$ cat design/flow/design.v
`timescale 1 ns / 1 ps
`default_nettype none
package bfp_pkg;
  function automatic logic [63:0] byte_reverse(input logic [63:0] din);
    for (int i = 0; i < 8; i++) begin
      byte_reverse[63-8*i-:8] = din[8*i+7-:8];
    end
  endfunction
endpackage
`timescale 1 ns / 1 ps
`default_nettype none
module fifo_srl #(
    parameter int ADDR_WIDTH = 4,
    parameter int DATA_WIDTH = 8
) (
    input logic clk,
    input logic rst,
    input logic  [DATA_WIDTH-1:0] din,
    input logic wr_en,
    output logic full,
    output logic [DATA_WIDTH-1:0] dout,
    output logic empty,
    input logic                   rd_en
);
  localparam int Depth = 2 ** ADDR_WIDTH;
  logic [DATA_WIDTH-1:0] srl   [Depth];
  logic [ADDR_WIDTH-1:0] addr;
  logic                  valid;
  assign full = &addr;
  always_ff @(posedge clk) begin
    if (wr_en && !full) begin
      srl[0] <= din;
      for (int i = 1; i < 16; i++) begin
        srl[i] <= srl[i-1];
      end
    end
  end
  assign dout = srl[addr];
  always_ff @(posedge clk) begin
    if (rst) begin
      addr <= '0;
    end else if (wr_en && ~rd_en && ~&addr && valid) begin
      addr <= addr + 1;
    end else if (rd_en && (&addr || (~wr_en && |addr))) begin
      addr <= addr - 1;
    end
  end
  always_ff @(posedge clk) begin
    if (rst) begin
      valid <= 1'b0;
    end else if (addr == '0 && wr_en) begin
      valid <= 1'b1;
    end else if (addr == '0 && ~wr_en && rd_en) begin
      valid <= 1'b0;
    end
  end
  assign empty = ~valid;
endmodule
`default_nettype wire
`timescale 1 ns / 1 ps
`default_nettype none
module bfp_comp_exp (
    input logic clk,
    input logic rst,
    input logic  [63:0] din_data,
    input logic din_valid,
    input logic din_sync,
    input logic din_last,
    output logic [63:0] dout_data,
    output logic [ 2:0] dout_state,
    output logic dout_valid,
    output logic dout_sync,
    output logic dout_last,
    input logic  [ 3:0] ud_iq_width
);
  function automatic logic [15:0] get_max2(input logic [15:0] din0, input logic [15:0] din1);
    logic [15:0] d0;
    logic [15:0] d1;
    d0 = din0[15] ? ~din0 : din0;
    d1 = din1[15] ? ~din1 : din1;
    get_max2 = d0 > d1 ? d0 : d1;
  endfunction
  function automatic logic [15:0] get_max4(input logic [15:0] din0, input logic [15:0] din1,
                                           input logic [15:0] din2, input logic [15:0] din3);
    logic [15:0] d0;
    logic [15:0] d1;
    d0 = get_max2(din0, din1);
    d1 = get_max2(din2, din3);
    get_max4 = d0 > d1 ? d0 : d1;
  endfunction
  function automatic logic [3:0] get_msb(input logic [15:0] din);
    get_msb = 0;
    for (int i = 1; i < 16; i++) begin
      if (din[i] ^ din[i-1]) get_msb = i;
    end
  endfunction
  function automatic logic [3:0] get_shift(input logic [3:0] msb, input logic [3:0] width);
    get_shift = width == 0 ? 0 : 15 - msb;
    get_shift = get_shift < 16 - width ? get_shift : 16 - width;
  endfunction
  function automatic logic [3:0] get_exp(input logic [3:0] msb, input logic [3:0] width);
    logic [4:0] temp;
    if (width == '0) begin
      temp = '0;
    end else begin
      temp = {1'b0, msb} - width + 1;
    end
    get_exp = temp[4] ? 0 : temp[3:0];
  endfunction
  function automatic logic [15:0] get_mask(input logic [3:0] w);
    logic [15:0] mask;
    case (w)
      0: mask = 16'h0000;
      1: mask = 16'h7FFF;
      2: mask = 16'h3FFF;
      3: mask = 16'h1FFF;
      4: mask = 16'h0FFF;
      5: mask = 16'h07FF;
      6: mask = 16'h03FF;
      7: mask = 16'h01FF;
      8: mask = 16'h00FF;
      9: mask = 16'h007F;
      10: mask = 16'h003F;
      11: mask = 16'h001F;
      12: mask = 16'h000F;
      13: mask = 16'h0007;
      14: mask = 16'h0003;
      default: mask = 16'h0001;
    endcase
    get_mask = mask;
  endfunction
  logic [15:0] data0  [4];
  logic [ 2:0] state0;
  generate
    for (genvar i = 0; i < 4; i++) begin : g_data0
      assign data0[i] = din_data[63-i*16-:16];
    end
  endgenerate
  always_ff @(posedge clk) begin
    if (rst || (din_valid && din_last)) begin
      state0 <= '0;
    end else if (din_valid) begin
      state0 <= state0 == 5 ? 0 : state0 + 1;
    end
  end
  logic [15:0] max1;
  logic [ 2:0] state1;
  logic        valid1;
  logic        last1;
  always_ff @(posedge clk) begin
    max1 <= get_max4(data0[0], data0[1], data0[2], data0[3]);
  end
  always_ff @(posedge clk) begin
    state1 <= state0;
    valid1 <= din_valid;
    last1  <= din_last;
  end
  logic [15:0] max2;
  logic [ 2:0] state2;
  logic [ 3:0] shift2;
  logic [ 3:0] exp2;
  logic        valid2;
  logic        last2;
  always_ff @(posedge clk) begin
    if (valid1) begin
      if (state1 == 0) begin
        max2 <= max1;
      end else begin
        max2 <= get_max2(max1, max2);
      end
    end
  end
  assign shift2 = get_shift(get_msb(max2), ud_iq_width);
  assign exp2   = get_exp(get_msb(max2), ud_iq_width);
  always_ff @(posedge clk) begin
    state2 <= state1;
    valid2 <= valid1;
    last2  <= last1;
  end
  logic [64:0] fifo3;
  logic [15:0] mask3;
  logic [15:0] data3  [4];
  logic [ 3:0] shift3;
  logic [ 3:0] exp3;
  logic [ 2:0] state3;
  logic        empty3;
  logic        valid3;
  logic        sync3;
  logic        last3;
  always_ff @(posedge clk) begin
    mask3 <= get_mask(ud_iq_width) >> 1;
  end
  generate
    for (genvar i = 0; i < 4; i++) begin : g_data3
      assign data3[i] = fifo3[63-i*16-:16];
    end
  endgenerate
  always_ff @(posedge clk) begin
    if (rst || (valid3 && last3)) begin
      state3 <= '0;
    end else if (~empty3 || valid3) begin
      state3 <= state3 == 5 ? 0 : state3 + 1;
    end
  end
  assign valid3 = ~empty3 || state3 > 0;
  always_ff @(posedge clk) begin
    if (rst) begin
      sync3 <= 1'b0;
    end else if (valid3 && last3) begin
      sync3 <= 1'b0;
    end else if (valid3) begin
      sync3 <= 1'b1;
    end
  end
  assign last3 = fifo3[64];
  logic [15:0] mask4;
  logic [15:0] data4  [4];
  logic [ 3:0] exp4;
  logic [ 2:0] state4;
  logic        valid4;
  logic        sync4;
  logic        last4;
  always_ff @(posedge clk) begin
    mask4 <= ~get_mask(ud_iq_width);
  end
  generate
    for (genvar i = 0; i < 4; i++) begin : g_data4
      always_ff @(posedge clk) begin
        data4[i] <= (data3[i] << shift3) | mask3;
      end
    end
  endgenerate
  always_ff @(posedge clk) begin
    exp4   <= exp3;
    state4 <= state3;
    valid4 <= valid3;
    sync4  <= sync3;
    last4  <= last3;
  end
  logic [63:0] data5_or;
  logic [63:0] data5_shift[4];
  logic [15:0] data5      [4];
  logic [ 6:0] shift5     [4];
  logic [ 3:0] exp5;
  logic [ 2:0] state5;
  logic        valid5;
  logic        sync5;
  logic        last5;
  generate
    for (genvar i = 0; i < 4; i++) begin : g_data5
      always_ff @(posedge clk) begin
        if (data4[i] == 16'h7FFF) begin
          data5[i] <= data4[i] & mask4;
        end else begin
          data5[i] <= (data4[i] + 1) & mask4;
        end
      end
      always_comb begin
        data5_shift[i] = {data5[i], 48'b0} >> shift5[i];
      end
    end
  endgenerate
  always_comb begin
    if (state5 == 0) begin
      data5_or = {4'b0, exp5, 56'b0};
    end else begin
      data5_or = 64'b0;
    end
    for (int i = 0; i < 4; i++) begin
      data5_or = data5_or | data5_shift[i];
    end
  end
  generate
    for (genvar i = 0; i < 4; i++) begin : g_shift5
      always_ff @(posedge clk) begin
        if (state4 == 0) begin
          shift5[i] <= i * ud_iq_width + 8;
        end else begin
          shift5[i] <= i * ud_iq_width;
        end
      end
    end
  endgenerate
  always_ff @(posedge clk) begin
    exp5   <= exp4;
    state5 <= state4;
    valid5 <= valid4;
    sync5  <= sync4;
    last5  <= last4;
  end
  always_ff @(posedge clk) begin
    dout_data  <= data5_or;
    dout_state <= state5;
    dout_sync  <= sync5;
    dout_valid <= valid5;
    dout_last  <= last5;
  end
  logic [7:0] exp_fifo_din;
  logic       exp_fifo_wr;
  logic [7:0] exp_fifo_dout;
  logic       exp_fifo_rd;
  assign exp_fifo_din = {shift2, exp2};
  assign exp_fifo_wr  = valid2 && (state2 == 5 || last2);
  assign exp_fifo_rd  = (state3 == 0);
  assign {shift3, exp3} = exp_fifo_dout;
  fifo_srl #(
      .DATA_WIDTH(8)
  ) i_exp_fifo (
      .clk  (clk),
      .rst  (rst),
      .din  (exp_fifo_din),
      .wr_en(exp_fifo_wr),
      .full (   ),
      .dout (exp_fifo_dout),
      .empty(empty3),
      .rd_en(exp_fifo_rd)
  );
  fifo_srl #(
      .DATA_WIDTH(65)
  ) i_data_fifo (
      .clk  (clk),
      .rst  (rst),
      .din  ({din_last, din_data}),
      .wr_en(din_valid),
      .full (   ),
      .dout (fifo3),
      .empty(   ),
      .rd_en(valid3)
  );
endmodule
`default_nettype wire
`timescale 1 ns / 1 ps
`default_nettype none
module bfp_comp_gearbox (
    input logic clk,
    input logic rst,
    input logic  [63:0] din_data,
    input logic  [ 2:0] din_state,
    input logic din_valid,
    input logic din_sync,
    input logic din_last,
    output logic [63:0] m_axis_tdata,
    output logic [ 7:0] m_axis_tkeep,
    output logic m_axis_tvalid,
    output logic m_axis_tlast,
    input logic [3:0] ud_iq_width
);
  logic [63:0] data_shift;
  logic [63:0] data_shift_f;
  logic [63:0] tdata;
  logic [63:0] tdata_f;
  logic [ 4:0] cnt;
  logic [ 4:0] cnt_next;
  logic [ 5:0] shift;
  logic        last_extend;
  assign {data_shift, data_shift_f} = {din_data, 64'b0} >> shift;
  always_ff @(posedge clk) begin
    if (rst) begin
      cnt <= '0;
    end else if (din_valid && din_last && cnt_next > 16) begin
      cnt <= cnt_next;
    end else if (din_valid && din_last) begin
      cnt <= '0;
    end else if (din_valid) begin
      cnt <= cnt_next;
    end else if (last_extend) begin
      cnt <= '0;
    end
  end
  always_comb begin
    if (din_state == 0) begin
      cnt_next = (cnt & 5'h0F) + 2 + ud_iq_width;
    end else begin
      cnt_next = (cnt & 5'h0F) + ud_iq_width;
    end
  end
  assign shift = {cnt[3:0], 2'b0};
  always_ff @(posedge clk) begin
    last_extend <= din_valid && din_last && (cnt_next > 16);
  end
  always_ff @(posedge clk) begin
    if (last_extend) begin
        tdata <= tdata_f | data_shift;
    end else if (din_valid) begin
      if (~din_sync) begin
        tdata <= data_shift;
      end else if (cnt[4]) begin
        tdata <= tdata_f | data_shift;
      end else begin
        tdata <= tdata | data_shift;
      end
    end
  end
  always_ff @(posedge clk) begin
    if (din_valid) begin
      tdata_f <= data_shift_f;
    end
  end
  assign m_axis_tdata  = bfp_pkg::byte_reverse(tdata);
  always_ff @(posedge clk) begin
    if (din_valid && din_last) begin
      m_axis_tvalid <= 1'b1;
    end else if (last_extend) begin
      m_axis_tvalid <= 1'b1;
    end else if (din_valid && cnt_next >= 16) begin
      m_axis_tvalid <= 1'b1;
    end else begin
      m_axis_tvalid <= 1'b0;
    end
  end
  always_ff @(posedge clk) begin
    if (din_valid && din_last && cnt_next <= 16) begin
      m_axis_tlast <= 1'b1;
    end else if (last_extend) begin
      m_axis_tlast <= 1'b1;
    end else if (din_valid) begin
      m_axis_tlast <= 1'b0;
    end
  end
  always_ff @(posedge clk) begin
    if (din_valid && din_last && cnt_next < 16) begin
      m_axis_tkeep <= 8'hFF >> (8 - shift / 8);
    end else if (last_extend) begin
      m_axis_tkeep <= 8'hFF >> (8 - shift / 8);
    end else if (din_valid) begin
      m_axis_tkeep <= 8'hFF;
    end
  end
endmodule
`default_nettype wire
`timescale 1 ns / 1 ps
`default_nettype none
module bfp_comp (
    input logic clk,
    input logic rst,
    input logic  [63:0] s_axis_tdata,
    input logic  [ 7:0] s_axis_tkeep,
    input logic s_axis_tvalid,
    input logic s_axis_tlast,
    input logic  [31:0] s_axis_tuser,
    output logic [63:0] m_axis_tdata,
    output logic [ 7:0] m_axis_tkeep,
    output logic m_axis_tvalid,
    output logic m_axis_tlast,
    output logic [31:0] m_axis_tuser,
    input logic  [ 3:0] ctrl_ud_comp_meth,
    input logic  [ 3:0] ctrl_ud_iq_width
);
  logic [63:0] s_axis_tdata_reversed;
  logic [63:0] data0;
  logic        valid0;
  logic        last0;
  logic [31:0] user0;
  logic        sync0;
  logic [ 3:0] ud_iq_width;
  logic [63:0] d0_data;
  logic [ 2:0] d0_state;
  logic        d0_valid;
  logic        d0_sync;
  logic        d0_last;
  logic [31:0] fifo_din;
  logic        fifo_wr;
  logic [31:0] fifo_dout;
  logic        fifo_rd;
  assign s_axis_tdata_reversed = bfp_pkg::byte_reverse(s_axis_tdata);
  always_ff @(posedge clk) begin
    data0  <= s_axis_tdata_reversed;
    valid0 <= s_axis_tvalid;
    last0  <= s_axis_tlast;
    user0  <= s_axis_tuser;
  end
  always_ff @(posedge clk) begin
    if (rst || (valid0 && last0)) begin
      sync0 <= 1'b0;
    end else if (valid0) begin
      sync0 <= 1'b1;
    end
  end
  assign fifo_din = user0;
  assign fifo_wr  = valid0 && ~sync0;
  assign fifo_rd  = d0_valid & ~d0_sync;
  always_ff @(posedge clk) begin
    if (fifo_rd) begin
      m_axis_tuser <= fifo_dout;
    end
  end
  always_ff @(posedge clk) begin
    if (ctrl_ud_comp_meth == 1) begin
      ud_iq_width <= ctrl_ud_iq_width;
    end else begin
      ud_iq_width <= '0;
    end
  end
  bfp_comp_exp i_exp (
      .clk        (clk),
      .rst        (rst),
      .din_data   (data0),
      .din_valid  (valid0),
      .din_sync   (sync0),
      .din_last   (last0),
      .dout_data  (d0_data),
      .dout_state (d0_state),
      .dout_valid (d0_valid),
      .dout_sync  (d0_sync),
      .dout_last  (d0_last),
      .ud_iq_width(ud_iq_width)
  );
  bfp_comp_gearbox i_gearbox (
      .clk          (clk),
      .rst          (rst),
      .din_data     (d0_data),
      .din_state    (d0_state),
      .din_valid    (d0_valid),
      .din_sync     (d0_sync),
      .din_last     (d0_last),
      .m_axis_tdata (m_axis_tdata),
      .m_axis_tkeep (m_axis_tkeep),
      .m_axis_tvalid(m_axis_tvalid),
      .m_axis_tlast (m_axis_tlast),
      .ud_iq_width  (ud_iq_width)
  );
  fifo_srl #(
      .DATA_WIDTH(32)
  ) i_user_fifo (
      .clk  (clk),
      .rst  (rst),
      .din  (fifo_din),
      .wr_en(fifo_wr),
      .full (   ),
      .dout (fifo_dout),
      .empty(   ),
      .rd_en(fifo_rd)
  );
endmodule
`default_nettype wire
$ cat design/flow/run.sh
#!/bin/bash
# the make line also repeats each setting of config.mk as NAME=value (left out here)
make -C /OpenROAD-flow-scripts/flow DESIGN_CONFIG=/design/flow/config.mk WORK_HOME=/design/flow/orfs CLKGATE_MAP_FILE= finish
$ cat design/flow/config.mk
export PLATFORM = sky130hd
export DESIGN_NAME = bfp_comp
export DESIGN_NICKNAME = bfp_comp
export VERILOG_FILES = /design/flow/design.v
export SDC_FILE = /design/flow/constraint.sdc
export NUM_CORES = 4
export LEC_CHECK = 0
export ABC_AREA = 0
export CAP_MARGIN = 15
export CORE_MARGIN = 2
export CORE_UTILIZATION = 70
export MAX_ROUTING_LAYER = met5
export PLACE_DENSITY = 0.6
export SLEW_MARGIN = 20
$ cat design/flow/constraint.sdc
create_clock -name core_clock -period 3.44 [get_ports {clk}]
set_input_delay 0.6880 -clock core_clock [delete_from_list [all_inputs] [get_ports {clk}]]
set_output_delay 0.6880 -clock core_clock [all_outputs]
set_load 0.01 [all_outputs]
==> results of run 1 <==
==> final cells by class <==
class                           instances  area [sq um]
Tap cell                             1768          2210
Sequential cell                      2294         64600
Inverter                              159           601
Fill cell                            6493         22500
Multi-Input combinational cell       3676         27400
Antenna cell                            2          5.00
Clock buffer                          275          5910
Timing Repair Buffer                  876          8360
Clock inverter                        129          1510
==> layer usage <==
layer / vias to the layer above / global-route usage (%) / part of all wire [%]
li1: 27087 / - / -
met1: 31777 / 54.0 / 34
met2: 5605 / 63.3 / 46
met3: 1148 / 9.08 / 13
met4: 10 / 25.9 / 7.6
met5: - / 0 / 0.024
==> what timing repair did <==
action / 4_1_cts / 5_1_grt
cloned: 3 / 1
gates resized: 58 / 100
setup buffers: 11 / 23
endpoints found under the setup margin: 28 / 57
pin swaps: 24 / 40
==> stage by stage <==
| step | setup slack [ps] | TNS [ps] | instance area [sq um] | cells |
|---|---|---|---|---|
| 3_5_place_dp | -1010 | -15280 | 102000 | 8736 |
| 6_report | -1130 | -15750 | 111000 | 9179 |
| 5_1_grt | -1300 | -18790 | 111000 | 9177 |
| 4_1_cts | -927 | -12950 | 110000 | 9154 |
| 2_1_floorplan | -14750 | - | 93700 | 6553 |
| 3_3_place_gp | -928 | -13960 | 102000 | 8736 |
==> run summary, run 1 <==
fresh numbers from the pnr run: total die size=137,000 sq um, GRT Overall Usage=41.2%, Synth async-reset ratio=0%, CTS Sinks=2,294, yosys stat cell total=6,553, Final Cycle Share=133%, max_cap viols=0, Worst Skew=57.5 ps, DRC=0, initial antenna violation count=5, most frequent cell after synthesis=edfxtp_1, DP HPWL=188,000 um, global route overflow=0, vias in the first global route=63,528, H-tree levels=4, io pins=222, post-route ant nets=0, count of library flops with an enable pin=1,859, crit-path cells=buf_16 -> buf_4 -> xnor2_1 -> ha_1 -> nand4_1 -> nor2_4 -> nand3_2 -> and3b_2 -> a21oi_4 -> buf_6 -> mux2i_4 -> inv_2 -> ha_4 -> a21o_1 -> a21o_1 -> a21o_1 -> a21oi_2 -> o211ai_1 -> a2111oi_4 -> nor2_2 -> buf_6 -> buf_16 -> mux2i_1, Setup-failing EPs final=18, site row count=134, CORE AREA=133,000 sq um, total power=0.0838 W, PortBufs=213, most instantiated cells after synthesis=edfxtp_1 (1,859), nand2_1 (440), dfxtp_1 (435), mux2i_1 (337), nor2_1 (327), final core occ=83.1%, Mapped Area=93,700 sq um, crit start category=register, area delta synth->final=18.1%, wirelength, routed=291,000 um, Slew HR=26.4%, hold worst-path end=user0[16]$_DFF_P_, Synth Warn #=15, WP data arrival=5330 ps, Seq group=0.0364 W, Initial DRT Pass Iterations=10, RSZ-0062 raised after global routing=yes, WHS=244 ps, Synth flops=2,294, global-route wire length before repair=415,000 um, Stages on worst setup path=23, Synth Area in Compound Gates=13.4%, Syn Area/Cell=14.3 sq um, R2R depth=23, crit path DRT=4200 ps, fin. max-slew vios=0, Switch Pwr=0.0270 W, R2R Path End=i_exp.max1[11]$_DFF_P_, reg-to-reg slack, setup=-1130 ps, Top pwr grp=registers, Synth area leader=edfxtp_1, and+or+nand+nor area frac=6.46%, Tmin final=4570 ps, Synth Seq Share=68.9%, Final WS setup=-1130 ps, Sequential Power Share=43.4%, DRT iter0 DRCs=10,603, slowest cell delay on critical path=370 ps, Adder Share, Synth=1.64%, worst hold start=s_axis_tuser[16], worst setup path start=data0[47]$_DFF_P_, Critical Path Slowest Stage Cell=dfxtp_4, number of vias per cell=7.15, crit-path most repeated cell=a21o_1, internal power=0.0568 W, post-synthesis mux area share=5.60%, TritonCTS Buffers=212, largest net degree at the start of global routing=208, dominant register cell=edfxtp_1, fin nets=7,453, Pwr Density=758 nW/um^2, syn nets=6,787, Comb pwr share=26.9%, Clock Path Buffers=3, status=complete, but fails checks, Post-CTS Hold Fix Bufs=0, Hold Crit Class=in -> reg, vias=65,627, critical path class=reg -> reg, FP Util=70.4%, Final Hold Viols=0, fmax=219 MHz, P_comb=0.0225 W, DIE WIDTH=370 um, IR drop worst, VDD=743 uV, chip height=370 um, Worst path top cell family by delay=AND-OR/OR-AND gates, root buf cell=clkbuf_16, top cells by area=edfxtp_1 (60%), dfxtp_1 (9.3%), mux2i_1 (3.6%), Leak Pwr=40.0 nW, Cell variety after synth=103, clock share of power=29.8%, routed length per instance=31.7 um, Hold Path Cell Cnt=1, Synth logic family=AND-OR/OR-AND gates, CTS tree=yes, sw frac=32.2%, clock-pin transition on the worst setup and hold timing paths=70 ps, Tool Warnings=77, reg2reg start=data0[47]$_DFF_P_, Buf+Inv Stages, Crit Path=6, Syn Inst Count=6,553, Clock group=0.0249 W, xor+xnor area frac=1.14%, Yosys Chip Area=93,700 sq um, crit path to=i_exp.max1[11]$_DFF_P_, post-synth top area share=59.6%, Final GP Congestion=1.01, Latency at later pin=880 ps, Max Fanout on Critical Path=7, Worst Tran Pin Value=1100 ps, crit end category=register, Fail Reasons=negative setup slack
==> run 2, diff against run 1 <==
CAP_MARGIN = 20   (was 15)
CORE_UTILIZATION = 72   (was 70)
CTS_CLUSTER_DIAMETER = 363   (was unset)
CTS_CLUSTER_SIZE = 15   (was unset)
MAX_ROUTING_LAYER = unset   (was met5)
PLACE_DENSITY = unset   (was 0.6)
PLACE_DENSITY_LB_ADDON = 0.01   (was unset)
SETUP_SLACK_MARGIN = -0.27   (was unset)
clock period = 3.84 ns   (was 3.44 ns; I/O delays follow)
==> run summary, run 2 <==
fresh numbers from the pnr run: status=complete, but fails checks, Fail Reasons=negative setup slack, post-route ant nets=0, root buf cell=clkbuf_16, DRC=0, post-synth top area share=59.6%, Initial DRT Pass Iterations=7, Final Cycle Share=114%, xor+xnor area frac=1.14%, Max Fanout on Critical Path=7, wirelength, routed=274,000 um, DRT iter0 DRCs=10,683, Final WS setup=-530 ps, Setup-failing EPs final=15, slowest cell delay on critical path=360 ps, Tmin final=4370 ps, CTS tree=yes, fmax=229 MHz, top cells by area=edfxtp_1 (60%), dfxtp_1 (9.3%), mux2i_1 (3.6%), dominant register cell=edfxtp_1, PortBufs=213, Mapped Area=93,700 sq um, Syn Area/Cell=14.3 sq um, Cell variety after synth=103, Slew HR=29.4%, hold worst-path end=i_exp.dout_last$_DFF_P_, initial antenna violation count=2, Synth Seq Share=68.9%, Synth Area in Compound Gates=13.4%, Stages on worst setup path=22, Leak Pwr=37.8 nW, Synth flops=2,294, CTS Sinks=2,294, site row count=132, reg-to-reg slack, setup=-530 ps, fin nets=7,276, R2R depth=22, crit path DRT=4550 ps, Hold Crit Class=reg -> reg, critical path class=reg -> reg, Synth area leader=edfxtp_1, Final GP Congestion=1.09, vias=63,554, crit-path cells=buf_12 -> xor2_2 -> ha_4 -> nand4_1 -> or2_4 -> nor2_4 -> nand3_2 -> and3b_2 -> a21oi_4 -> buf_6 -> mux2i_2 -> inv_1 -> ha_1 -> a21o_1 -> a21o_1 -> a21oi_2 -> o211ai_1 -> buf_4 -> a2111oi_4 -> nor2_4 -> clkbuf_16 -> mux2i_1, P_comb=0.0189 W, routed length per instance=30.8 um, Clock group=0.0169 W, max_cap viols=0, Worst Skew=42.1 ps, post-synthesis mux area share=5.60%, Clock Path Buffers=3, Seq group=0.0325 W, yosys stat cell total=6,553, Worst Tran Pin Value=1060 ps, Buf+Inv Stages, Crit Path=5, Sequential Power Share=47.5%, reg2reg start=data0[63]$_DFF_P_, number of vias per cell=7.14, fin. max-slew vios=0, crit path to=i_exp.max1[8]$_DFF_P_, DP HPWL=184,000 um, Setup TNS=-7780 ps, Synth Warn #=15, largest net degree at the start of global routing=164, WHS=325 ps, worst setup path start=data0[63]$_DFF_P_, Switch Pwr=0.0223 W, Worst path top cell family by delay=AND-OR/OR-AND gates, Top pwr grp=registers, Hold Path Cell Cnt=0, internal power=0.0460 W, io pins=222, Synth logic family=AND-OR/OR-AND gates, Latency at later pin=830 ps, H-tree levels=4, chip height=365 um, Final Hold Viols=0, Synth async-reset ratio=0%, DIE WIDTH=365 um, global-route wire length before repair=396,000 um, clock-pin transition on the worst setup and hold timing paths=70 ps, R2R Path End=i_exp.max1[8]$_DFF_P_, worst hold start=i_exp.last5$_DFF_P_, Post-CTS Hold Fix Bufs=0, FP Util=72.4%, Syn Inst Count=6,553, vias in the first global route=61,589, Adder Share, Synth=1.64%, most frequent cell after synthesis=edfxtp_1, Comb pwr share=27.7%, CORE AREA=129,000 sq um, sw frac=32.7%, global route overflow=0, and+or+nand+nor area frac=6.46%, clock share of power=24.8%, count of library flops with an enable pin=1,859, GRT Overall Usage=40.6%, Pwr Density=644 nW/um^2, IR drop worst, VDD=482 uV, Tool Warnings=75, total die size=133,000 sq um, TritonCTS Buffers=170, crit start category=register, area delta synth->final=13.3%, syn nets=6,787, RSZ-0062 raised after global routing=yes, WP data arrival=5080 ps, Yosys Chip Area=93,700 sq um, crit end category=register, most instantiated cells after synthesis=edfxtp_1 (1,859), nand2_1 (440), dfxtp_1 (435), mux2i_1 (337), nor2_1 (327), Critical Path Slowest Stage Cell=dfxtp_4
[run 2: final cells by class]
class	count	area [sq um]
fillers	6662	23200
multi-input cells	3676	27100
flip-flops and latches	2294	64600
clock inverters	14	284
diodes	2	5.00
repair buffers	741	6720
well taps	1742	2180
inverters	159	597
clock buffers	276	4670
[run 2: timing repair]
| item | CTS | global route |
|---|---|---|
| gates resized | 40 | 49 |
| setup endpoints to repair | 15 | 15 |
| gates cloned | 1 | 1 |
| buffers inserted | 9 | 14 |
| pin swaps | 13 | 27 |
[run 2: per-stage QoR]
stage / power [W] / instance area, sq um / worst slack [ps] / utilization (%) / cells
floorplan: 0.0431 / 93700 / -14350 / - / 6553
global placement: 0.0504 / 100000 / -565 / 77.6 / 8589
detailed placement: 0.0508 / 100000 / -657 / 77.6 / 8589
CTS: 0.0676 / 106000 / -481 / 81.7 / 8888
global route: 0.0704 / 106000 / -672 / 82.0 / 8903
finish: 0.0683 / 106000 / -530 / 82.0 / 8904
[run 2: per-layer routing]
metal,up-vias,global-route usage (%),part of all wire [%]
li1,26666,-,-
met2,5125,62.1,45
met4,0,27.2,8.0
met5,-,0,0
met1,30765,53.2,35
met3,998,8.36,12
==> run 3, diff against run 2 <==
ABC_AREA = unset   (was 0)
CAP_MARGIN = 0   (was 20)
CTS_CLUSTER_DIAMETER = 395   (was 363)
CTS_CLUSTER_SIZE = 11   (was 15)
PLACE_DENSITY_LB_ADDON = unset   (was 0.01)
SETUP_SLACK_MARGIN = unset   (was -0.27)
TNS_END_PERCENT = 5   (was unset)
clock period = 1.94 ns   (was 3.84 ns; I/O delays follow)
==> run summary, run 3 <==
run metrics: status=stopped before the end, Halt Stage=global routing (5_1_grt), Run Error=[ERROR GRT-0116] Global routing finished with congestion. Check the congestion regions in the DRC Viewer., io pins=222, yosys stat cell total=6,553, count of library flops with an enable pin=1,859, Clock Path Buffers=3, total die size=133,000 sq um, placed insts=9,768, site row count=132, Syn Area/Cell=14.3 sq um, xor+xnor area frac=1.14%, top cells by area=edfxtp_1 (60%), dfxtp_1 (9.3%), mux2i_1 (3.6%), dominant register cell=edfxtp_1, Synth Seq Share=68.9%, DIE WIDTH=365 um, Synth flops=2,294, Final GP Congestion=1.07, Synth Area in Compound Gates=13.4%, post-synthesis mux area share=5.60%, Synth logic family=AND-OR/OR-AND gates, global route overflow=3,998, Synth async-reset ratio=0%, Cell variety after synth=103, GRT Overall Usage=92.0%, PortBufs=213, CORE AREA=129,000 sq um, root buf cell=clkbuf_16, TritonCTS Buffers=226, and+or+nand+nor area frac=6.46%, syn nets=6,787, Synth area leader=edfxtp_1, Syn Inst Count=6,553, most instantiated cells after synthesis=edfxtp_1 (1,859), nand2_1 (440), dfxtp_1 (435), mux2i_1 (337), nor2_1 (327), Mapped Area=93,700 sq um, H-tree levels=4, CTS Sinks=2,294, Synth Warn #=15, DP HPWL=239,000 um, Adder Share, Synth=1.64%, most frequent cell after synthesis=edfxtp_1, chip height=365 um, FP Util=72.4%, post-synth top area share=59.6%, Yosys Chip Area=93,700 sq um
## run 3: repair_timing
item,CTS
setup endpoints to repair,2077
endpoints found under the hold margin,65
buffers inserted,152
gates cloned,10
gates resized,728
pin swaps,274
hold buffers,65
## run 3: per-layer routing
| metal | GRT overflow | track usage [%] |
|---|---|---|
| met1 | 114 | 88.6 |
| met2 | 2472 | 105 |
| met5 | 30 | 56.8 |
| met4 | 1242 | 97.0 |
| met3 | 140 | 80.7 |
## run 3: per-stage QoR
stage	hold slack [ps]	TNS, ps	setup slack [ps]	area (sq um)
3_5_place_dp	313	-941890	-2690	110000
2_1_floorplan	310	-	-16250	93700
3_3_place_gp	311	-772040	-2470	110000
4_1_cts	0.152	-1010270	-2620	123000
==> run 4, diff against run 3 <==
CAP_MARGIN = 10   (was 0)
CORE_MARGIN = 10   (was 2)
CORE_UTILIZATION = 40   (was 72)
CTS_CLUSTER_DIAMETER = unset   (was 395)
CTS_CLUSTER_SIZE = unset   (was 11)
TNS_END_PERCENT = unset   (was 5)
clock period = 8.138 ns   (was 1.94 ns; I/O delays follow)
==> run summary, run 4 <==
fresh numbers from the pnr run: status=finished clean, yosys stat cell total=6,553, total die size=254,000 sq um, Slew HR=18.5%, Hold Crit Class=reg -> reg, vias in the first global route=57,764, Tool Warnings=75, Latency at later pin=880 ps, root buf cell=clkbuf_16, worst hold start=i_exp.state5[0]$_DFF_P_, global route overflow=0, Stages on worst setup path=20, wirelength, routed=273,000 um, Synth Seq Share=68.9%, H-tree levels=4, FP Util=40.2%, reg2reg start=data0[63]$_DFF_P_, initial antenna violation count=12, Mapped Area=93,700 sq um, crit end category=register, Switch Pwr=0.0106 W, fin. max-slew vios=0, TritonCTS Buffers=226, area delta synth->final=13.7%, DIE WIDTH=504 um, Hold Path Cell Cnt=0, Post-DP Area=99,000 sq um, Synth area leader=edfxtp_1, Buf+Inv Stages, Crit Path=2, GRT Overall Usage=20.5%, PortBufs=213, critical path class=reg -> reg, Sequential Power Share=45.3%, fmax=168 MHz, crit path DRT=8880 ps, Worst path top cell family by delay=AND-OR/OR-AND gates, Clock Path Buffers=3, Syn Area/Cell=14.3 sq um, Setup Buffers After CTS=0, and+or+nand+nor area frac=6.46%, design area=107,000 sq um, Yosys Chip Area=93,700 sq um, io pins=222, slowest cell delay on critical path=960 ps, most frequent cell after synthesis=edfxtp_1, R2R depth=20, Final Cycle Share=73.2%, Synth async-reset ratio=0%, Critical Path Slowest Stage Cell=dfxtp_1, total power=0.0337 W, CORE AREA=233,000 sq um, placed insts=9,615, crit-path most repeated cell=a21o_1, dominant register cell=edfxtp_1, Worst Skew=94.3 ps, Pwr Density=316 nW/um^2, DRT iter0 DRCs=7,630, post-synthesis mux area share=5.60%, clock share of power=31.2%, count of library flops with an enable pin=1,859, Final WS setup=2180 ps, CTS tree=yes, WP data arrival=6700 ps, Synth Area in Compound Gates=13.4%, CTS Sinks=2,294, Clock group=0.0105 W, Adder Share, Synth=1.64%, Max Fanout on Critical Path=17, IR drop worst, VDD=259 uV, vias=59,505, Tmin final=5960 ps, site row count=177, dpl ws=2250 ps, RSZ-0062 raised after global routing=no, hold worst-path end=i_exp.dout_state[0]$_DFF_P_, Top pwr grp=registers, final std cells w/o fill=10,053, Syn Inst Count=6,553, chip height=504 um, Leak Pwr=37.0 nW, DRC=0, P_comb=0.00791 W, syn nets=6,787, crit path to=i_exp.max1[2]$_DFF_P_, Post-CTS Hold Fix Bufs=0, top cells by area=edfxtp_1 (60%), dfxtp_1 (9.3%), mux2i_1 (3.6%), max_cap viols=0, post-route ant nets=0, routed length per instance=27.2 um, Worst Tran Pin Value=1210 ps, Setup TNS=0 ps, worst setup path start=data0[63]$_DFF_P_, Final Hold Viols=0, Initial DRT Pass Iterations=9, largest net degree at the start of global routing=218, post-synth top area share=59.6%, Synth flops=2,294, most instantiated cells after synthesis=edfxtp_1 (1,859), nand2_1 (440), dfxtp_1 (435), mux2i_1 (337), nor2_1 (327), CTS-repair resized insts=0, xor+xnor area frac=1.14%, sw frac=31.6%, R2R Path End=i_exp.max1[2]$_DFF_P_, crit start category=register, Final GP Congestion=0.937, DP HPWL=179,000 um, reg-to-reg slack, setup=2180 ps, Comb pwr share=23.5%, Setup-failing EPs final=0, number of vias per cell=5.92, crit-path cells=xor2_1 -> ha_1 -> nand3_1 -> or2_2 -> nor2_1 -> nand3_1 -> and3b_1 -> a21oi_4 -> mux2i_1 -> inv_1 -> ha_1 -> a21o_1 -> a21o_1 -> a21o_1 -> a21oi_1 -> o211ai_1 -> a2111oi_0 -> nor2_1 -> buf_4 -> mux2i_1, Seq group=0.0152 W, fin nets=6,946, Synth logic family=AND-OR/OR-AND gates, global-route wire length before repair=398,000 um, Cell variety after synth=103, clock-pin transition on the worst setup and hold timing paths=60 ps, internal power=0.0230 W, Synth Warn #=15
## run 4: layout make-up
cell class	instances	area [sq um]
timing repair buffer	355	3310
sequential	2294	64600
tap	3132	3920
clock inverter	129	1300
inverter	159	597
clock buffer	302	6200
multi-input combinational	3676	26600
fill	20347	126000
antenna	6	15.0
## run 4: metal layers
| layer | vias up | routed length [um] | global-route usage (%) |
|---|---|---|---|
| li1 | 26114 | - | - |
| met1 | 29943 | 116000 | 29.1 |
| met2 | 2943 | 125000 | 31.8 |
| met3 | 501 | 22500 | 3.61 |
| met4 | 4 | 9800 | 7.02 |
| met5 | - | 27 | 0 |
## run 4: stage by stage
stage | hold slack (ps) | util (%)
after global routing | 322 | 45.8
after detailed placement | 312 | 42.5
after global placement | 310 | 42.5
after CTS | 313 | 45.7
final | 309 | 45.8
after floorplan | 310 | -
==> run 5, diff against run 4 <==
ABC_AREA = 1   (was unset)
CAP_MARGIN = 20   (was 10)
CELL_PAD_IN_SITES_DETAIL_PLACEMENT = 2   (was unset)
CORE_ASPECT_RATIO = 1.1   (was unset)
CORE_MARGIN = 5   (was 10)
CORE_UTILIZATION = 32   (was 40)
CTS_CLUSTER_DIAMETER = 230   (was unset)
MAX_ROUTING_LAYER = met5   (was unset)
PLACE_DENSITY = 0.6   (was unset)
clock period = 7.74 ns   (was 8.138 ns; I/O delays follow)
==> run summary, run 5 <==
fresh numbers from the pnr run: status=finished clean, TritonCTS Buffers=237, post-synth top area share=59.9%, Synth logic family=simple AND/OR/NAND/NOR gates, H-tree levels=4, Final GP Congestion=0.892, sw frac=41.4%, critical path class=reg -> reg, Clock Path Buffers=3, Syn Area/Cell=11.3 sq um, worst hold start=i_exp.last1$_DFF_P_, vias in the first global route=79,240, R2R depth=14, worst setup path start=i_exp.i_exp_fifo.addr[0]$_SDFFE_PP0P_, crit path to=i_exp.data4[0][11]$_DFF_P_, total power=0.0434 W, Critical Path Slowest Stage Cell=inv_2, IR drop worst, VDD=302 uV, Adder Share, Synth=1.62%, Setup TNS=0 ps, most instantiated cells after synthesis=nand2_1 (2,343), edfxtp_1 (1,859), nand3_1 (589), o21ai_0 (473), nor2_1 (439), Hold Crit Class=reg -> reg, fin nets=8,643, fmax=167 MHz, Sequential Power Share=38.1%, Synth Seq Share=69.2%, WP data arrival=6700 ps, Final Hold Viols=0, syn nets=8,466, Stages on worst setup path=14, crit-path cells=inv_1 -> ha_1 -> nand3_1 -> inv_2 -> nor4_2 -> nand3_2 -> nand4_1 -> nand2_4 -> inv_2 -> nand2_1 -> nand3_1 -> nand3_1 -> nand3_1 -> nand3_1, dominant register cell=edfxtp_1, internal power=0.0255 W, initial antenna violation count=13, Clock group=0.0120 W, crit start category=register, Final WS setup=1740 ps, reg2reg start=i_exp.i_exp_fifo.addr[0]$_SDFFE_PP0P_, clock share of power=27.7%, count of library flops with an enable pin=1,859, Tmin final=6000 ps, R2R Path End=i_exp.data4[0][11]$_DFF_P_, Comb pwr share=34.2%, crit-path most repeated cell=nand3_1, Leak Pwr=39.7 nW, vias=71,570, CORE AREA=290,000 sq um, largest net degree at the start of global routing=234, Hold Path Cell Cnt=0, yosys stat cell total=8,232, crit path DRT=8440 ps, site row count=207, Final Cycle Share=77.5%, reg-to-reg slack, setup=1740 ps, number of vias per cell=5.73, wirelength, routed=390,000 um, Worst Skew=113 ps, clock-pin transition on the worst setup and hold timing paths=80 ps, P_comb=0.0148 W, post-synthesis mux area share=0.269%, root buf cell=clkbuf_16, xor+xnor area frac=0.865%, Synth Warn #=15, Switch Pwr=0.0180 W, Synth flops=2,294, DP HPWL=243,000 um, most frequent cell after synthesis=nand2_1, global route overflow=0, Syn Inst Count=8,232, Max Fanout on Critical Path=51, post-route ant nets=0, Initial DRT Pass Iterations=5, fin. max-slew vios=0, Yosys Chip Area=93,200 sq um, Setup Buffers After CTS=0, slowest cell delay on critical path=900 ps, Tool Warnings=82, area delta synth->final=15.8%, crit end category=register, hold worst-path end=i_exp.last2$_DFF_P_, Slew HR=15.4%, GRT Overall Usage=24.7%, PortBufs=213, DRC=0, max_cap viols=0, and+or+nand+nor area frac=16.9%, Seq group=0.0166 W, global-route wire length before repair=561,000 um, CTS tree=yes, CTS-repair resized insts=0, fillcell total=30,219, Synth Area in Compound Gates=7.75%, Post-CTS Hold Fix Bufs=0, Buf+Inv Stages, Crit Path=3, Synth area leader=edfxtp_1, routed length per instance=31.2 um, Top pwr grp=registers, DRT iter0 DRCs=6,880, FP Util=32.2%, CTS Sinks=2,294, Pwr Density=403 nW/um^2, top cells by area=edfxtp_1 (60%), nand2_1 (9.4%), dfxtp_1 (9.3%), total die size=302,000 sq um, Cell variety after synth=71, Worst path top cell family by delay=simple AND/OR/NAND/NOR gates, chip height=576 um, RSZ-0062 raised after global routing=no, io pins=222, Setup-failing EPs final=0, Worst Tran Pin Value=1270 ps, dpl ws=1970 ps, Latency at later pin=960 ps, DIE WIDTH=525 um, Synth async-reset ratio=0%, Mapped Area=93,200 sq um
-- run 5: cell type report --
cell class                 count  area (sq um)  share of cell area (%)
sequential                  2294         64500                    59.8
antenna                        5          12.5                  0.0116
multi-input combinational   5120         25700                    23.8
inverter                     439          1660                    1.54
clock inverter               118          1240                    1.15
timing repair buffer         317          3180                    2.95
tap                         3866          4840                    4.48
clock buffer                 325          6710                    6.22
-- run 5: routing by layer --
layer	vias to the layer above	global-route usage, %	part of all wire [%]
li1	29491	-	-
met1	36998	27.3	36
met2	3736	44.2	50
met3	1335	4.68	6.8
met4	10	14.7	6.8
met5	-	0	0.018
-- run 5: metrics by stage --
step                      util (%)  cell area, sq um  std cells  hold slack (ps)
final                         37.3            108000      12484              324
after global routing          37.3            108000      12483              343
after CTS                     37.2            108000      12477              332
after detailed placement      34.5             99900      12034              317
after global placement        34.5             99800      12033              315
after floorplan                  -             93300       8232              310
==> run 6, diff against run 5 <==
CAP_MARGIN = 15   (was 20)
CELL_PAD_IN_SITES_DETAIL_PLACEMENT = unset   (was 2)
CORE_ASPECT_RATIO = unset   (was 1.1)
CORE_MARGIN = 2   (was 5)
CORE_UTILIZATION = 72   (was 32)
CTS_CLUSTER_DIAMETER = 394   (was 230)
SETUP_SLACK_MARGIN = -0.33   (was unset)
clock period = 3.36 ns   (was 7.74 ns; I/O delays follow)
==> run summary, run 6 <==
fresh numbers from the pnr run: R2R Path End=i_exp.max1[7]$_DFF_P_, Latency at later pin=900 ps, Setup-failing EPs final=65, CTS tree=yes, clock share of power=26.9%, dominant register cell=edfxtp_1, total power=0.0973 W, Top pwr grp=registers, DRT iter0 DRCs=13,307, site row count=132, Tmin final=4090 ps, xor+xnor area frac=0.865%, most instantiated cells after synthesis=nand2_1 (2,343), edfxtp_1 (1,859), nand3_1 (589), o21ai_0 (473), nor2_1 (439), syn nets=8,466, worst hold start=s_axis_tuser[16], wirelength, routed=303,000 um, post-route ant nets=0, Synth Seq Share=69.2%, Fail Reasons=negative setup slack, Yosys Chip Area=93,200 sq um, DRC=0, RSZ-0062 raised after global routing=yes, worst setup path start=data0[47]$_DFF_P_, Clock Path Buffers=3, PortBufs=213, Hold Crit Class=in -> reg, total die size=132,000 sq um, Slew HR=24.5%, Max Fanout on Critical Path=11, vias in the first global route=71,248, final core occ=84.7%, TritonCTS Buffers=212, fin. max-slew vios=0, clock-pin transition on the worst setup and hold timing paths=120 ps, Worst path top cell family by delay=simple AND/OR/NAND/NOR gates, Syn Area/Cell=11.3 sq um, Final Cycle Share=122%, DP HPWL=185,000 um, fin nets=9,018, Synth logic family=simple AND/OR/NAND/NOR gates, Synth async-reset ratio=0%, top cells by area=edfxtp_1 (60%), nand2_1 (9.4%), dfxtp_1 (9.3%), Combinational Area=26,400 sq um, routed length per instance=28.2 um, Syn Inst Count=8,232, number of vias per cell=6.81, global-route wire length before repair=440,000 um, R2R depth=26, global route overflow=0, crit path DRT=4110 ps, Leak Pwr=41.8 nW, Clock group=0.0261 W, Synth flops=2,294, Final GP Congestion=1.04, dpl ws=-701 ps, FP Util=72.3%, Tool Warnings=79, count of library flops with an enable pin=1,859, Sequential Power Share=38.6%, DR top layer=met5, Final WS setup=-725 ps, Synth Area in Compound Gates=7.75%, area delta synth->final=17.3%, sw frac=38.2%, DRT met1 WL=98,900 um, root buf cell=clkbuf_16, DIE WIDTH=364 um, initial antenna violation count=27, Synth Warn #=15, IR drop worst, VDD=1320 uV, placed insts=10,284, register area=64,600 sq um, final std cells w/o fill=10,730, yosys stat cell total=8,232, WL met3=46,800 um, WP data arrival=4830 ps, max_cap viols=0, Hold Path Cell Cnt=1, Cell variety after synth=71, crit start category=register, most frequent cell after synthesis=nand2_1, Final Hold Viols=0, chip height=364 um, Comb pwr share=34.5%, post-synth top area share=59.9%, Critical Path Slowest Stage Cell=xnor2_1, post-synthesis mux area share=0.269%, Post-CTS Hold Fix Bufs=0, Mapped Area=93,200 sq um, fillcell total=5,862, crit path to=i_exp.max1[7]$_DFF_P_, Worst Skew=83.1 ps, met2 wire length=138,000 um, Buf+Inv Stages, Crit Path=6, Stages on worst setup path=26, Switch Pwr=0.0372 W, and+or+nand+nor area frac=16.9%, reg2reg start=data0[47]$_DFF_P_, critical path class=reg -> reg, Initial DRT Pass Iterations=10, slowest cell delay on critical path=410 ps, Synth area leader=edfxtp_1, largest net degree at the start of global routing=155, P_comb=0.0336 W, Pwr Density=890 nW/um^2, crit end category=register, fmax=245 MHz, Setup TNS=-16,040 ps, Worst Tran Pin Value=1130 ps, GRT Overall Usage=44.9%, Adder Share, Synth=1.62%, internal power=0.0601 W, vias=73,091, Seq group=0.0376 W, reg-to-reg slack, setup=-730 ps, H-tree levels=4, hold worst-path end=user0[16]$_DFF_P_, status=complete, but fails checks, io pins=222, CTS Sinks=2,294, CORE AREA=129,000 sq um
## run 6: cell type report
class                      count  share of cell area [%]
antenna                       17                  0.0389
clock buffer                 269                    5.45
clock inverter               132                    1.43
inverter                     439                    1.52
multi-input combinational   5120                    24.2
sequential                  2294                    59.1
tap                         1742                    1.99
timing repair buffer         717                    6.33
## run 6: metrics by stage
stage | cell area (sq um) | hold WS (ps)
floorplan | 93300 | 310
global placement | 101000 | 311
detailed placement | 101000 | 313
CTS | 109000 | 218
global route | 109000 | 215
finish | 109000 | 215
## run 6: repair_timing
action | 4_1_cts | 5_1_grt
pin swaps | 26 | 30
endpoints found under the setup margin | 15 | 71
setup buffers | 30 | 8
gates resized | 77 | 62
gates cloned | 3 | 1
## run 6: metal layers
metal | global-route usage, % | up-vias
li1 | - | 30293
met1 | 57.9 | 34333
met2 | 70.5 | 6901
met3 | 12.9 | 1542
met4 | 22.1 | 22
met5 | 0 | -
==> run 7, diff against run 6 <==
ABC_AREA = unset   (was 1)
CAP_MARGIN = 20   (was 15)
CORE_UTILIZATION = 40   (was 72)
CTS_CLUSTER_DIAMETER = unset   (was 394)
MAX_ROUTING_LAYER = unset   (was met5)
PLACE_DENSITY = unset   (was 0.6)
SETUP_SLACK_MARGIN = -0.3   (was -0.33)
clock period = 6.06 ns   (was 3.36 ns; I/O delays follow)
==> run summary, run 7 <==
fresh numbers from the pnr run: hold worst-path end=i_exp.dout_state[0]$_DFF_P_, crit-path cells=xnor2_1 -> ha_1 -> nand3_1 -> or2_2 -> nor2_1 -> nand3_1 -> and3b_1 -> a21oi_4 -> buf_4 -> mux2_2 -> inv_1 -> ha_1 -> nor2b_1 -> o21a_1 -> o21a_1 -> o211ai_1 -> a21oi_1 -> a2111oi_0 -> nor2_1 -> buf_4 -> mux2i_1, Hold Crit Class=reg -> reg, IR drop worst, VDD=287 uV, top cells by area=edfxtp_1 (60%), dfxtp_1 (9.3%), mux2i_1 (3.6%), Tmin final=5540 ps, syn nets=6,787, reg2reg start=data0[47]$_DFF_P_, dominant register cell=edfxtp_1, CORE AREA=233,000 sq um, Mapped Area=93,700 sq um, sw frac=31.5%, count of library flops with an enable pin=1,859, slowest cell delay on critical path=780 ps, crit start category=register, fmax=181 MHz, H-tree levels=4, Synth logic family=AND-OR/OR-AND gates, Setup TNS=0 ps, fin nets=6,974, global-route wire length before repair=401,000 um, Setup Buffers After CTS=0, Sequential Power Share=44.4%, Adder Share, Synth=1.64%, chip height=488 um, Post-CTS Hold Fix Bufs=0, vias in the first global route=58,352, io pins=222, FP Util=40.2%, max_cap viols=0, Top pwr grp=registers, xor+xnor area frac=1.14%, Stages on worst setup path=21, Synth Warn #=15, Synth async-reset ratio=0%, worst setup path start=data0[47]$_DFF_P_, post-synth top area share=59.6%, Synth Seq Share=68.9%, Worst path top cell family by delay=simple AND/OR/NAND/NOR gates, Yosys Chip Area=93,700 sq um, Clock group=0.0149 W, initial antenna violation count=13, site row count=177, post-synthesis mux area share=5.60%, Synth Area in Compound Gates=13.4%, DRT iter0 DRCs=7,578, vias=60,137, Seq group=0.0205 W, P_comb=0.0108 W, TritonCTS Buffers=227, Buf+Inv Stages, Crit Path=3, area delta synth->final=14.6%, and+or+nand+nor area frac=6.46%, WP data arrival=6260 ps, wirelength, routed=277,000 um, Comb pwr share=23.4%, Clock Path Buffers=3, most instantiated cells after synthesis=edfxtp_1 (1,859), nand2_1 (440), dfxtp_1 (435), mux2i_1 (337), nor2_1 (327), Switch Pwr=0.0145 W, number of vias per cell=5.96, Final Hold Viols=0, crit path DRT=6790 ps, Leak Pwr=37.4 nW, Initial DRT Pass Iterations=9, yosys stat cell total=6,553, crit end category=register, Latency at later pin=890 ps, Pwr Density=430 nW/um^2, Synth area leader=edfxtp_1, Final Cycle Share=91.4%, worst hold start=i_exp.state5[0]$_DFF_P_, most frequent cell after synthesis=edfxtp_1, Max Fanout on Critical Path=13, Worst Skew=104 ps, global route overflow=0, routed length per instance=27.5 um, PortBufs=213, Synth flops=2,294, Syn Inst Count=6,553, CTS Sinks=2,294, Final GP Congestion=0.946, GRT Overall Usage=22.6%, Tool Warnings=79, crit path to=i_exp.max1[3]$_DFF_P_, CTS tree=yes, DP HPWL=183,000 um, Syn Area/Cell=14.3 sq um, status=finished clean, critical path class=reg -> reg, Setup-failing EPs final=0, DRC=0, total power=0.0462 W, Critical Path Slowest Stage Cell=dfxtp_1, post-route ant nets=0, fin. max-slew vios=0, Worst Tran Pin Value=1170 ps, internal power=0.0316 W, clock share of power=32.2%, fillcell total=20,457, Slew HR=22.0%, root buf cell=clkbuf_16, CTS-repair resized insts=0, DIE WIDTH=488 um, R2R Path End=i_exp.max1[3]$_DFF_P_, RSZ-0062 raised after global routing=no, R2R depth=21, total die size=238,000 sq um, Hold Path Cell Cnt=0, clock-pin transition on the worst setup and hold timing paths=60 ps, reg-to-reg slack, setup=520 ps, Cell variety after synth=103, largest net degree at the start of global routing=212
-- run 7: routing by layer --
layer	GRT usage (%)	vias up	part of all wire, %
li1	-	26162	-
met1	31.9	30340	42
met2	34.5	3086	45
met3	3.90	545	8.4
met4	9.07	4	4.2
met5	0	-	0.012
-- run 7: metrics by stage --
step	instance area, sq um	hold slack, ps	util (%)	setup slack, ps	std cells
floorplan	93700	310	-	-12130	6553
global placement	99200	310	42.6	560	9641
detailed placement	99200	312	42.6	540	9641
CTS	107000	272	46.1	508	10072
global route	107000	272	46.1	160	10078
finish	107000	260	46.1	524	10084
-- run 7: area by class of cell --
type | instances | area (sq um) | area share (%)
tap | 3132 | 3920 | 3.65
antenna | 10 | 25.0 | 0.0233
timing repair buffer | 382 | 3580 | 3.34
sequential | 2294 | 64600 | 60.1
inverter | 159 | 597 | 0.556
clock buffer | 305 | 6390 | 5.95
clock inverter | 126 | 1620 | 1.51
multi-input combinational | 3676 | 26600 | 24.8
==> run 8, diff against run 7 <==
ABC_AREA = 1   (was unset)
CAP_MARGIN = 40   (was 20)
CELL_PAD_IN_SITES_GLOBAL_PLACEMENT = 1   (was unset)
CORE_ASPECT_RATIO = 1.21   (was unset)
CORE_MARGIN = 9   (was 2)
CORE_UTILIZATION = 22   (was 40)
CTS_CLUSTER_DIAMETER = 333   (was unset)
GPL_TIMING_DRIVEN = 1   (was unset)
HOLD_SLACK_MARGIN = 0.3   (was unset)
MAX_ROUTING_LAYER = met4   (was unset)
MIN_ROUTING_LAYER = met1   (was unset)
SETUP_SLACK_MARGIN = -0.55   (was -0.3)
SLEW_MARGIN = 15   (was 20)
clock period = 8.138 ns   (was 6.06 ns; I/O delays follow)
==> run summary, run 8 <==
fresh numbers from the pnr run: Pwr Density=353 nW/um^2, Setup-failing EPs final=0, Latency at later pin=920 ps, met2 Use GR=18.7%, dominant register cell=edfxtp_1, clock share of power=29.8%, worst hold start=i_exp.last5$_DFF_P_, WP data arrival=6440 ps, Top Usage Layer GRT=met2, Mapped Area=93,200 sq um, Switch Pwr=0.0143 W, Max Fanout on Critical Path=17, Hold Path Cell Cnt=0, number of vias per cell=4.37, Initial DRT Pass Iterations=6, post-route ant nets=0, reg-to-reg slack, setup=2490 ps, Synth logic family=simple AND/OR/NAND/NOR gates, met1 usage=16.2%, Syn Area/Cell=11.3 sq um, PortBufs=213, Final Cycle Share=69.4%, CTS-repair resized insts=0, Final Hold Viols=0, Worst Tran Pin Value=1280 ps, vias in the first global route=60,766, Yosys Chip Area=93,200 sq um, dpl ws=2630 ps, Critical Path Slowest Stage Cell=nand2_1, crit end category=register, status=finished clean, crit path to=i_exp.max1[7]$_DFF_P_, Syn Inst Count=8,232, largest net degree at the start of global routing=204, IR drop worst, VDD=419 uV, Slew HR=14.6%, most frequent cell after synthesis=nand2_1, Clock Path Buffers=4, CORE AREA=421,000 sq um, worst setup path start=data0[31]$_DFF_P_, xor+xnor area frac=0.865%, Final WS setup=2490 ps, chip height=734 um, Comb pwr share=31.1%, critical path class=reg -> reg, max_cap viols=0, Worst path top cell family by delay=simple AND/OR/NAND/NOR gates, Final GP Congestion=0.835, R2R depth=21, Seq group=0.0153 W, sw frac=36.4%, DRC=0, vias=62,321, Synth Warn #=15, Clock group=0.0117 W, clock-pin transition on the worst setup and hold timing paths=60 ps, io pins=222, site row count=262, H-tree levels=5, Synth flops=2,294, RSZ-0062 raised after global routing=no, most instantiated cells after synthesis=nand2_1 (2,343), edfxtp_1 (1,859), nand3_1 (589), o21ai_0 (473), nor2_1 (439), R2R Path End=i_exp.max1[7]$_DFF_P_, CTS Sinks=2,294, Synth async-reset ratio=0%, total power=0.0392 W, Post-CTS Hold Fix Bufs=0, wirelength, routed=270,000 um, reg2reg start=data0[31]$_DFF_P_, Hold Crit Class=reg -> reg, placed insts=13,768, final std cells w/o fill=14,250, P_comb=0.0122 W, GRT Overall Usage=11.8%, Synth Area in Compound Gates=7.75%, total die size=447,000 sq um, Buf+Inv Stages, Crit Path=5, Leak Pwr=40.3 nW, area delta synth->final=19.3%, Tmin final=5650 ps, initial antenna violation count=10, top cells by area=edfxtp_1 (60%), nand2_1 (9.4%), dfxtp_1 (9.3%), fin nets=8,730, hold worst-path end=i_exp.dout_last$_DFF_P_, crit-path cells=buf_8 -> xnor2_1 -> inv_1 -> ha_1 -> nand2_1 -> nor3_1 -> nand4_1 -> nand2_1 -> or2_2 -> nand2_1 -> ha_1 -> inv_1 -> nor3_1 -> nand4_1 -> o21bai_1 -> nand3_1 -> o21ai_1 -> buf_4 -> inv_1 -> nand3_1 -> nand2_1, crit path DRT=8930 ps, global route overflow=0, crit start category=register, crit-path most repeated cell=nand2_1, TritonCTS Buffers=266, slowest cell delay on critical path=760 ps, Stages on worst setup path=21, Adder Share, Synth=1.62%, Cell variety after synth=71, Worst Skew=99.1 ps, post-synth top area share=59.9%, root buf cell=clkbuf_16, fmax=177 MHz, Synth Seq Share=69.2%, DP HPWL=178,000 um, internal power=0.0250 W, global-route wire length before repair=402,000 um, GRT met3 Usage=1.45%, count of library flops with an enable pin=1,859, syn nets=8,466, Setup Buffers After CTS=0, post-synthesis mux area share=0.269%, CTS tree=yes, fin. max-slew vios=0, DRT iter0 DRCs=5,771, and+or+nand+nor area frac=16.9%, yosys stat cell total=8,232, DIE WIDTH=610 um, Sequential Power Share=39.1%, Top pwr grp=registers, Tool Warnings=82, routed length per instance=19.0 um, Synth area leader=edfxtp_1, FP Util=22.1%
[run 8: layer usage]
metal	routed length, um	vias up
met3	12900	379
li1	-	29704
met1	127000	30594
met4	6110	0
met2	125000	1644
met5	0	-
[run 8: cell type report]
class                      count  area [sq um]
antenna                        4          10.0
sequential                  2294         64500
tap                         5544          6940
fill                       43823        310000
clock inverter               134          1340
inverter                     439          1670
multi-input combinational   5120         25700
clock buffer                 340          7120
timing repair buffer         375          3780
[run 8: metrics by stage]
step / setup TNS (ps) / instance area, sq um / util [%] / hold slack, ps
6_report: 0 / 111000 / 26.4 / 326
5_1_grt: 0 / 111000 / 26.4 / 333
4_1_cts: 0 / 111000 / 26.4 / 326
3_5_place_dp: 0 / 103000 / 24.4 / 312
3_3_place_gp: 0 / 102000 / 24.2 / 312
2_1_floorplan: -9385120 / 93300 / - / 310
==> run 9, diff against run 8 <==
ABC_AREA = unset   (was 1)
CELL_PAD_IN_SITES_GLOBAL_PLACEMENT = 3   (was 1)
CORE_ASPECT_RATIO = 1.12   (was 1.21)
CTS_CLUSTER_DIAMETER = unset   (was 333)
GPL_TIMING_DRIVEN = 0   (was 1)
HOLD_SLACK_MARGIN = 0.02   (was 0.3)
MIN_ROUTING_LAYER = unset   (was met1)
==> run summary, run 9 <==
fresh numbers from the pnr run: number of vias per cell=4.87, Stages on worst setup path=23, largest net degree at the start of global routing=46, Slew HR=36.3%, dominant register cell=edfxtp_1, status=finished clean, Top pwr grp=registers, clock-pin transition on the worst setup and hold timing paths=60 ps, vias=63,511, Critical Path Slowest Stage Cell=clkbuf_1, Synth area leader=edfxtp_1, internal power=0.0244 W, syn nets=6,787, routed length per instance=29.7 um, CTS tree=yes, chip height=709 um, worst hold start=i_exp.last5$_DFF_P_, post-synthesis mux area share=5.60%, Synth async-reset ratio=0%, Latency at later pin=900 ps, Seq group=0.0153 W, Final Cycle Share=84.4%, crit start category=register, sw frac=33.9%, Synth logic family=AND-OR/OR-AND gates, io pins=222, Synth Seq Share=68.9%, crit end category=register, Tool Warnings=62, Synth flops=2,294, Leak Pwr=39.6 nW, post-route ant nets=0, count of library flops with an enable pin=1,859, slowest cell delay on critical path=630 ps, fmax=146 MHz, GRT Overall Usage=17.0%, DRC=0, crit-path most repeated cell=a21o_1, root buf cell=clkbuf_16, yosys stat cell total=6,553, max_cap viols=0, Synth Warn #=15, wirelength, routed=387,000 um, CORE AREA=424,000 sq um, Clock Path Buffers=4, Syn Area/Cell=14.3 sq um, PortBufs=212, Initial DRT Pass Iterations=7, area delta synth->final=22.2%, Pwr Density=322 nW/um^2, DIE WIDTH=635 um, CTS-repair resized insts=0, register area=64,500 sq um, Syn Inst Count=6,553, worst setup path start=data0[63]$_DFF_P_, top cells by area=edfxtp_1 (60%), dfxtp_1 (9.3%), mux2i_1 (3.6%), CTS Sinks=2,294, Cell variety after synth=103, site row count=253, IR drop worst, VDD=173 uV, Final GP Congestion=0.896, Combinational Area=26,600 sq um, dpl ws=1290 ps, global route overflow=0, Worst Tran Pin Value=956 ps, Worst path top cell family by delay=buffers and inverters, vias in the first global route=63,574, Yosys Chip Area=93,700 sq um, DRT iter0 DRCs=7,820, Sequential Power Share=41.5%, reg2reg start=data0[63]$_DFF_P_, Clock group=0.0121 W, RSZ-0062 raised after global routing=no, Final WS setup=1270 ps, Final Hold Viols=0, DP HPWL=285,000 um, R2R depth=23, Post-CTS Hold Fix Bufs=0, R2R Path End=i_exp.max1[7]$_DFF_P_, design area=115,000 sq um, global-route wire length before repair=532,000 um, most instantiated cells after synthesis=edfxtp_1 (1,859), nand2_1 (440), dfxtp_1 (435), mux2i_1 (337), nor2_1 (327), clock share of power=32.8%, Hold Crit Class=reg -> reg, Comb pwr share=25.7%, fillcell total=43,301, WP data arrival=7660 ps, crit-path cells=buf_2 -> buf_1 -> xor2_1 -> ha_1 -> nand3_1 -> or2_2 -> nor2_1 -> nand3_1 -> and3b_1 -> a21oi_4 -> buf_6 -> mux2i_1 -> inv_1 -> ha_1 -> a21o_1 -> a21o_1 -> a21o_1 -> a21oi_1 -> o211ai_1 -> o21ai_0 -> nor2_1 -> clkbuf_1 -> mux2i_1, fin nets=7,455, total die size=450,000 sq um, FP Util=22.1%, and+or+nand+nor area frac=6.46%, Setup TNS=0 ps, reg-to-reg slack, setup=1270 ps, Max Fanout on Critical Path=10, post-synth top area share=59.6%, most frequent cell after synthesis=edfxtp_1, H-tree levels=5, Post-DP Area=106,000 sq um, Mapped Area=93,700 sq um, Hold Path Cell Cnt=0, critical path class=reg -> reg, Setup Buffers After CTS=0, xor+xnor area frac=1.14%, crit path DRT=8930 ps, Synth Area in Compound Gates=13.4%, Worst Skew=67.7 ps, Switch Pwr=0.0125 W, P_comb=0.00948 W, fin. max-slew vios=0, Adder Share, Synth=1.64%, Setup-failing EPs final=0, Buf+Inv Stages, Crit Path=5, hold worst-path end=i_exp.dout_last$_DFF_P_, Tmin final=6870 ps, crit path to=i_exp.max1[7]$_DFF_P_, TritonCTS Buffers=266, initial antenna violation count=19
-- run 9: cell type report --
type | count | area share [%]
diodes | 6 | 0.0131
plain buffers | 424 | 1.87
clock buffers | 344 | 6.33
clock inverters | 137 | 1.27
inverters | 159 | 0.523
multi-input cells | 3676 | 23.2
flip-flops and latches | 2294 | 56.4
well taps | 5610 | 6.13
repair buffers | 400 | 4.31
-- run 9: routing by layer --
layer	GRT usage [%]	vias up	routed length (um)
met4	6.00	0	15600
met5	-	-	0
met1	21.8	33089	165000
met3	1.91	555	20800
met2	27.8	2684	186000
li1	-	27183	-
-- run 9: stage by stage --
step,hold slack [ps],power (W),cells,utilization (%)
2_1_floorplan,310,0.0203,6553,-
3_3_place_gp,311,0.0250,12375,24.3
3_5_place_dp,312,0.0250,12558,24.9
4_1_cts,326,0.0372,13039,27.0
5_1_grt,328,0.0383,13049,27.0
6_report,324,0.0369,13050,27.0
Power and IR drop assume default switching activity.
